==> yarrow: inputs <==
==> flow/design.v <==
module USER_PRJ1 #( parameter pADDR_WIDTH   = 12,
                   parameter pDATA_WIDTH   = 32
                 )
(
  output wire                        awready,
  output wire                        arready,
  output wire                        wready,
  output wire                        rvalid,
  output wire  [(pDATA_WIDTH-1) : 0] rdata,
  input  wire                        awvalid,
  input  wire                [11: 0] awaddr,
  input  wire                        arvalid,
  input  wire                [11: 0] araddr,
  input  wire                        wvalid,
  input  wire  [(pDATA_WIDTH-1) : 0] wdata,
  input  wire                        rready,
  input  wire                        ss_tvalid,
  input  wire  [(pDATA_WIDTH-1) : 0] ss_tdata,
  input  wire                        sm_tready,
  output wire                        ss_tready,
  output wire                        sm_tvalid,
  output wire  [(pDATA_WIDTH-1) : 0] sm_tdata,
  input  wire                        axi_clk,
  input  wire                        axi_reset_n
);
wire [3:0]  tap_WE;
wire        tap_EN;
wire [11:0] tap_A;
wire [31:0] tap_Di, tap_Do;
bram11 tap_ram(
    .clk(axi_clk),
    .we(|tap_WE),
    .re(tap_EN),
    .waddr(tap_A),
    .raddr(tap_A),
    .wdi(tap_Di),
    .rdo(tap_Do)
);
wire [3:0]  data_WE;
wire        data_EN;
wire [11:0] data_A;
wire [31:0] data_Di, data_Do;
bram11 data_ram(
    .clk(axi_clk),
    .we(|data_WE),
    .re(data_EN),
    .waddr(data_A),
    .raddr(data_A),
    .wdi(data_Di),
    .rdo(data_Do)
);
fir inst_fir(
    .awready(awready),
    .wready(wready),
    .awvalid(awvalid),
    .awaddr(awaddr),
    .wvalid(wvalid),
    .wdata(wdata),
    .arready(arready),
    .rready(rready),
    .arvalid(arvalid),
    .araddr(araddr),
    .rvalid(rvalid),
    .rdata(rdata),    
    .ss_tvalid(ss_tvalid), 
    .ss_tdata(ss_tdata), 
    .ss_tlast(1'b0),
    .ss_tready(ss_tready), 
    .sm_tready(sm_tready), 
    .sm_tvalid(sm_tvalid), 
    .sm_tdata(sm_tdata), 
    .tap_WE(tap_WE),
    .tap_EN(tap_EN),
    .tap_Di(tap_Di),
    .tap_A(tap_A),
    .tap_Do(tap_Do),
    .data_WE(data_WE),
    .data_EN(data_EN),
    .data_Di(data_Di),
    .data_A(data_A),
    .data_Do(data_Do),
    .axis_clk(axi_clk),
    .axis_rst_n(axi_reset_n)
);
endmodule  
module fir 
#(  parameter pADDR_WIDTH = 12,
    parameter pDATA_WIDTH = 32,
    parameter Tape_Num    = 10  
)
(
    output  wire                     awready,  
    output  wire                      wready,   
    input   wire                     awvalid,  
    input   wire [(pADDR_WIDTH-1):0] awaddr,   
    input   wire                     wvalid,  
    input   wire [(pDATA_WIDTH-1):0] wdata,   
    output  wire                     arready,  
    input   wire                     rready,  
    input   wire                     arvalid,  
    input   wire [(pADDR_WIDTH-1):0] araddr,  
    output  reg                      rvalid,  
    output  reg  [(pDATA_WIDTH-1):0] rdata,   
    input   wire                     ss_tvalid,  
    input   wire [(pDATA_WIDTH-1):0] ss_tdata,  
    input   wire                     ss_tlast,  
    output  reg                      ss_tready,  
    input   wire                     sm_tready,  
    output  reg                      sm_tvalid,  
    output  reg  [(pDATA_WIDTH-1):0] sm_tdata,  
    output  reg                      sm_tlast,  
    output  reg  [3:0]               tap_WE,
    output  wire                     tap_EN,
    output  reg  [(pDATA_WIDTH-1):0] tap_Di,
    output  wire   [(pADDR_WIDTH-1):0] tap_A,
    input   wire [(pDATA_WIDTH-1):0] tap_Do,
    output  reg  [3:0]               data_WE,
    output  wire                     data_EN,
    output  reg  [(pDATA_WIDTH-1):0] data_Di,
    output  wire [(pADDR_WIDTH-1):0] data_A,
    input   wire [(pDATA_WIDTH-1):0] data_Do,
    input   wire                     axis_clk,
    input   wire                     axis_rst_n
);
localparam S_RESET_RAM = 0;
localparam S_COMPUTE = 1;
localparam S_READY = 2;
localparam S_DONE = 3;
localparam S_FIN = 4;
localparam S_WAIT_START = 5;
reg ap_done_w, ap_done_r;
reg ap_idle_w, ap_idle_r;
reg ap_start_w, ap_start_r;
reg rvalid_w;
reg [(pDATA_WIDTH-1):0] rdata_w;
reg read_axil_wait_w, read_axil_wait_r;
reg tap_A_read, tap_A_write;
reg [(pDATA_WIDTH-1):0] data_len_w,data_len_r;
wire [31:0] addr_map_0_data;
reg [3:0] data_A_byte;
reg [3:0] state_w, state_r;
reg [3:0] data_addr_cnt_w, data_addr_cnt_r;
reg [3:0] data_addr_base_w, data_addr_base_r;
reg [(pDATA_WIDTH-1):0] res_w,res_r;
reg last_one_w, last_one_r;
wire [31:0] mac_result;
assign addr_map_0_data = {{29{1'b0}},ap_idle_r,ap_done_r,ap_start_r};
assign tap_EN = 1'b1;
assign data_EN = 1'b1;
assign tap_A =  tap_A_write ? awaddr-64 : 
                tap_A_read ? araddr-64 : data_addr_cnt_r;
assign wready = awvalid && wvalid;
assign awready = awvalid && wvalid;
assign data_A = data_A_byte;
assign arready = 1;
assign mac_result = $signed(res_r) + $signed($signed(data_Do) * $signed(tap_Do));
always @(*) begin
    state_w = state_r;
    case (state_r)
        S_RESET_RAM:begin
            if(data_addr_cnt_r == Tape_Num)begin
                state_w = S_WAIT_START;
            end
        end
        S_WAIT_START:begin
            if(ap_start_r)begin
                state_w = S_READY;
            end
        end
        S_READY:begin
            if(ss_tvalid)begin
                state_w = S_COMPUTE;
            end
        end
        S_COMPUTE:begin
            if(data_addr_cnt_r == Tape_Num+1)begin
                state_w = S_DONE;
            end
        end
        S_DONE:begin
            if(sm_tready)begin
                if(last_one_r) 
                    state_w = S_FIN;
                else
                    state_w = S_READY;
            end
        end
    endcase
end
always @(*) begin
    data_addr_cnt_w = data_addr_cnt_r;
    data_WE = 4'b0000;
    data_Di = 0;
    data_A_byte = 0;
    ap_done_w = ap_done_r;
    ap_idle_w = ap_idle_r;
    data_addr_base_w = data_addr_base_r;
    last_one_w = last_one_r;
    ss_tready = 0;
    sm_tvalid = 0;
    sm_tdata = 0;
    res_w = res_r;
    case (state_r)
        S_RESET_RAM:begin
            data_WE = 4'b1111;
            data_Di = 0;
            data_A_byte = data_addr_cnt_r;
            if (data_addr_cnt_r == Tape_Num)begin
                data_addr_cnt_w = data_addr_cnt_r;
                ap_idle_w = 0;
            end
            else begin
                data_addr_cnt_w = data_addr_cnt_r + 1;
            end
        end
        S_WAIT_START:begin
            data_addr_cnt_w = 0;
        end
        S_READY:begin
            ss_tready = 1;
            res_w = 0;
            if(ss_tvalid)begin
                data_Di = ss_tdata;
                data_WE = 4'b1111;
                data_A_byte = data_addr_base_r;
            end
        end
        S_COMPUTE:begin
            res_w = (data_addr_cnt_r == 0) ? res_r : mac_result;
            data_A_byte = (data_addr_base_r + data_addr_cnt_r > Tape_Num) ? 
                        data_addr_base_r + data_addr_cnt_r - Tape_Num - 1 : 
                        data_addr_base_r + data_addr_cnt_r;
            if(data_addr_cnt_r == Tape_Num+1)begin
                data_addr_cnt_w = 0;
                if(data_addr_base_r == 0)begin
                    data_addr_base_w = Tape_Num;
                end
                else begin
                    data_addr_base_w = data_addr_base_r - 1;
                end
                if(ss_tlast)begin
                    ap_done_w = 1;
                    ap_idle_w = 1;
                end
            end
            else begin
                data_addr_cnt_w = data_addr_cnt_r + 1;
            end
        end
        S_DONE:begin
            sm_tvalid = 1;
            sm_tdata = res_r;
            if(sm_tready)begin
                res_w = 0;
                last_one_w = ss_tlast;
            end
        end
        S_FIN:begin
        end
    endcase
end
always @(*) begin
    tap_A_write = 0;
    tap_Di = 0;
    tap_WE = 0;
    ap_start_w = 0;
    data_len_w = data_len_r;
    if(awvalid && wvalid)begin
        if(awaddr >= 64)begin
            tap_A_write = 1;
            tap_Di = wdata;
            tap_WE = 4'b1111;
        end
        else begin
            if (awaddr == 0)begin
                ap_start_w = 1;
            end
            else begin  
                data_len_w = wdata;
            end
        end
    end
end
always @(*) begin
    rvalid_w = 0;
    rdata_w = 0;
    read_axil_wait_w = 0;
    tap_A_read = 0;
    if(arvalid)begin
        if(araddr == 0)begin
            rdata_w = addr_map_0_data;
            rvalid_w = 1;
        end
        else begin
            if(read_axil_wait_r == 0) begin
                read_axil_wait_w = 1;
                tap_A_read = 1;
            end
            else begin
                rdata_w = tap_Do;
                rvalid_w = 1;
            end
        end
    end
end
always @(posedge axis_clk or negedge axis_rst_n) begin
    if(!axis_rst_n) begin
        ap_done_r <= 1'b0;
        ap_idle_r <= 1'b1;  
        ap_start_r <= 1'b0;
        rdata <= 0;
        rvalid <= 0;
        read_axil_wait_r <= 0;
        data_len_r <= 0;
        data_addr_cnt_r <= 0;
        state_r <= S_RESET_RAM;
        data_addr_base_r <= Tape_Num;
        res_r <= 0;
        last_one_r <= 0;
    end 
    else begin
        ap_done_r <= ap_done_w;
        ap_idle_r <= ap_idle_w;
        ap_start_r <= ap_start_w;
        rdata <= rdata_w;
        rvalid <= rvalid_w;
        read_axil_wait_r <= read_axil_wait_w;
        data_len_r <= data_len_w;
        data_addr_cnt_r <= data_addr_cnt_w;
        state_r <= state_w;
        data_addr_base_r <= data_addr_base_w;
        res_r <= res_w;
        last_one_r <= last_one_w;
    end
end
endmodule
module bram11 (clk, we, re, waddr, raddr, wdi, rdo);
    parameter ADDR_WIDTH = 12;
    parameter SIZE = 11;
    parameter BIT_WIDTH = 32;
    input                          clk;
    input                          we, re;
    input [ADDR_WIDTH-1:0]         waddr, raddr;
    input [BIT_WIDTH-1:0]          wdi;
    output reg [BIT_WIDTH-1:0]     rdo;
    reg [BIT_WIDTH-1:0] RAM [SIZE-1:0];
    wire [BIT_WIDTH-1:0] ram0 = RAM[0];
    wire [BIT_WIDTH-1:0] ram1 = RAM[1];
    wire [BIT_WIDTH-1:0] ram2 = RAM[2];
    wire [BIT_WIDTH-1:0] ram3 = RAM[3];
    wire [BIT_WIDTH-1:0] ram4 = RAM[4];
    wire [BIT_WIDTH-1:0] ram5 = RAM[5];
    wire [BIT_WIDTH-1:0] ram6 = RAM[6];
    wire [BIT_WIDTH-1:0] ram7 = RAM[7];
    wire [BIT_WIDTH-1:0] ram8 = RAM[8];
    wire [BIT_WIDTH-1:0] ram9 = RAM[9];
    wire [BIT_WIDTH-1:0] ram10 = RAM[10];
    always @(posedge clk)begin
        if(re) rdo <= RAM[raddr];
    end
    always @(posedge clk)begin
        if(we) RAM[waddr] <= wdi;
    end
endmodule
==> flow/run.sh <==
#!/bin/bash
# the make line also repeats each setting of config.mk as NAME=value (left out here)
make -C /OpenROAD-flow-scripts/flow DESIGN_CONFIG=/design/flow/config.mk WORK_HOME=/design/flow/orfs CLKGATE_MAP_FILE= finish
==> flow/config.mk <==
export PLATFORM = sky130hd
export DESIGN_NAME = USER_PRJ1
export DESIGN_NICKNAME = USER_PRJ1
export VERILOG_FILES = /design/flow/design.v
export SDC_FILE = /design/flow/constraint.sdc
export NUM_CORES = 4
export LEC_CHECK = 0
export CAP_MARGIN = 5
export CORE_MARGIN = 2
export CORE_UTILIZATION = 72
export CTS_CLUSTER_SIZE = 42
export PLACE_DENSITY = 0.65
export SETUP_SLACK_MARGIN = 1.14
export SLEW_MARGIN = 20
==> flow/constraint.sdc <==
create_clock -name core_clock -period 6.44 [get_ports {axi_clk}]
set_input_delay 1.2880 -clock core_clock [delete_from_list [all_inputs] [get_ports {axi_clk}]]
set_output_delay 1.2880 -clock core_clock [all_outputs]
set_load 0.01 [all_outputs]
==> inputs of lagoon, as changes to yarrow <==
Settings changed: CAP_MARGIN 5 to 20, CORE_UTILIZATION 72 to 56, CTS_CLUSTER_SIZE 42 to not set, PLACE_DENSITY 0.65 to not set, SETUP_SLACK_MARGIN 1.14 to 2.82.
==> flow/constraint.sdc (replaced) <==
create_clock -name core_clock -period 10.2 [get_ports {axi_clk}]
set_input_delay 2.0400 -clock core_clock [delete_from_list [all_inputs] [get_ports {axi_clk}]]
set_output_delay 2.0400 -clock core_clock [all_outputs]
set_load 0.01 [all_outputs]
==> inputs of violet, as changes to yarrow <==
Settings changed: CAP_MARGIN 5 to 20, CELL_PAD_IN_SITES_DETAIL_PLACEMENT set to 0, CELL_PAD_IN_SITES_GLOBAL_PLACEMENT set to 0, GPL_ROUTABILITY_DRIVEN set to 0, MAX_ROUTING_LAYER set to met5, MIN_ROUTING_LAYER set to met1, PLACE_DENSITY 0.65 to 0.36, SETUP_SLACK_MARGIN 1.14 to 0.18, TNS_END_PERCENT set to 10.
==> flow/constraint.sdc (replaced) <==
create_clock -name core_clock -period 4.8 [get_ports {axi_clk}]
set_input_delay 0.9600 -clock core_clock [delete_from_list [all_inputs] [get_ports {axi_clk}]]
set_output_delay 0.9600 -clock core_clock [all_outputs]
set_load 0.01 [all_outputs]
==> inputs of nickel, as changes to yarrow <==
Settings changed: CAP_MARGIN 5 to 20, CORE_UTILIZATION 72 to 31, CTS_CLUSTER_SIZE 42 to not set, PLACE_DENSITY 0.65 to not set, SETUP_SLACK_MARGIN 1.14 to not set.
==> flow/constraint.sdc (replaced) <==
create_clock -name core_clock -period 8.59 [get_ports {axi_clk}]
set_input_delay 1.7180 -clock core_clock [delete_from_list [all_inputs] [get_ports {axi_clk}]]
set_output_delay 1.7180 -clock core_clock [all_outputs]
set_load 0.01 [all_outputs]
==> comparison table <==
Status: lagoon no timing/DRC/antenna violations; yarrow finished with violations; violet finished with violations; nickel no timing/DRC/antenna violations
Violated checks: lagoon -; yarrow setup timing; violet setup timing; nickel -
GP Congestion: lagoon 0.8460; yarrow 0.9366; violet -; nickel 0.8370
Buffering overhead: lagoon 0.05793; yarrow 0.07856; violet 0.07841; nickel 0.04290
Count of inserted antenna diode cells: lagoon 2; yarrow 2; violet 1; nickel 0
Achievable clock frequency: lagoon 0.1388 GHz; yarrow 0.1412 GHz; violet 0.1409 GHz; nickel 0.1224 GHz
Worst relative slew slack: lagoon 0.2110; yarrow 0.2056; violet 0.4461; nickel 0.3184
# Post-CTS Setup Buffers: lagoon 6; yarrow 29; violet 5; nickel 0
End point of the most critical hold path: lagoon inst_fir.ap_idle_r$_DFFE_PN1P_; yarrow -; violet -; nickel inst_fir.ap_idle_r$_DFFE_PN1P_
Clock transition time at the flip-flop clock pins of the worst setup and hold paths: lagoon 0.07 ns; yarrow 0.06 ns; violet 0.06 ns; nickel 0.06 ns
Final Skew: lagoon 0.03453 ns; yarrow 0.04114 ns; violet 0.05106 ns; nickel 0.06198 ns
Top fanout value on the critical path: lagoon 8; yarrow 6; violet 9; nickel 17
Cell at the slowest stage of the critical path: lagoon fa_2; yarrow fa_1; violet fa_1; nickel dfxtp_1
Total cell area at the placement stage: lagoon 52,670 µm²; yarrow 54,370 µm²; violet 54,720 µm²; nickel 53,990 µm²
Transition time of the tightest slew-check pin: lagoon 1.183 ns; yarrow 1.192 ns; violet 0.8308 ns; nickel 1.021 ns
Number of cells traversed by the worst register-to-register path: lagoon 28; yarrow 26; violet 26; nickel 26
Slack of the worst reg-to-reg path: lagoon 2.99 ns; yarrow -0.64 ns; violet -2.30 ns; nickel 0.42 ns
Post-DP HPWL: lagoon 81,370 µm; yarrow 85,430 µm; violet 86,390 µm; nickel 86,770 µm
Post-route core utilization: lagoon 0.6474; yarrow 0.8577; violet 0.8486; nickel 0.3590
Number of clock buffers inserted by TritonCTS: lagoon 89; yarrow 85; violet 84; nickel 89
Worst Hold Class: lagoon register to register; yarrow primary input to asynchronous set/reset pin; violet primary input to asynchronous set/reset pin; nickel register to register
Routed length on met2: lagoon 66,610 µm; yarrow 67,830 µm; violet 63,600 µm; nickel 63,050 µm
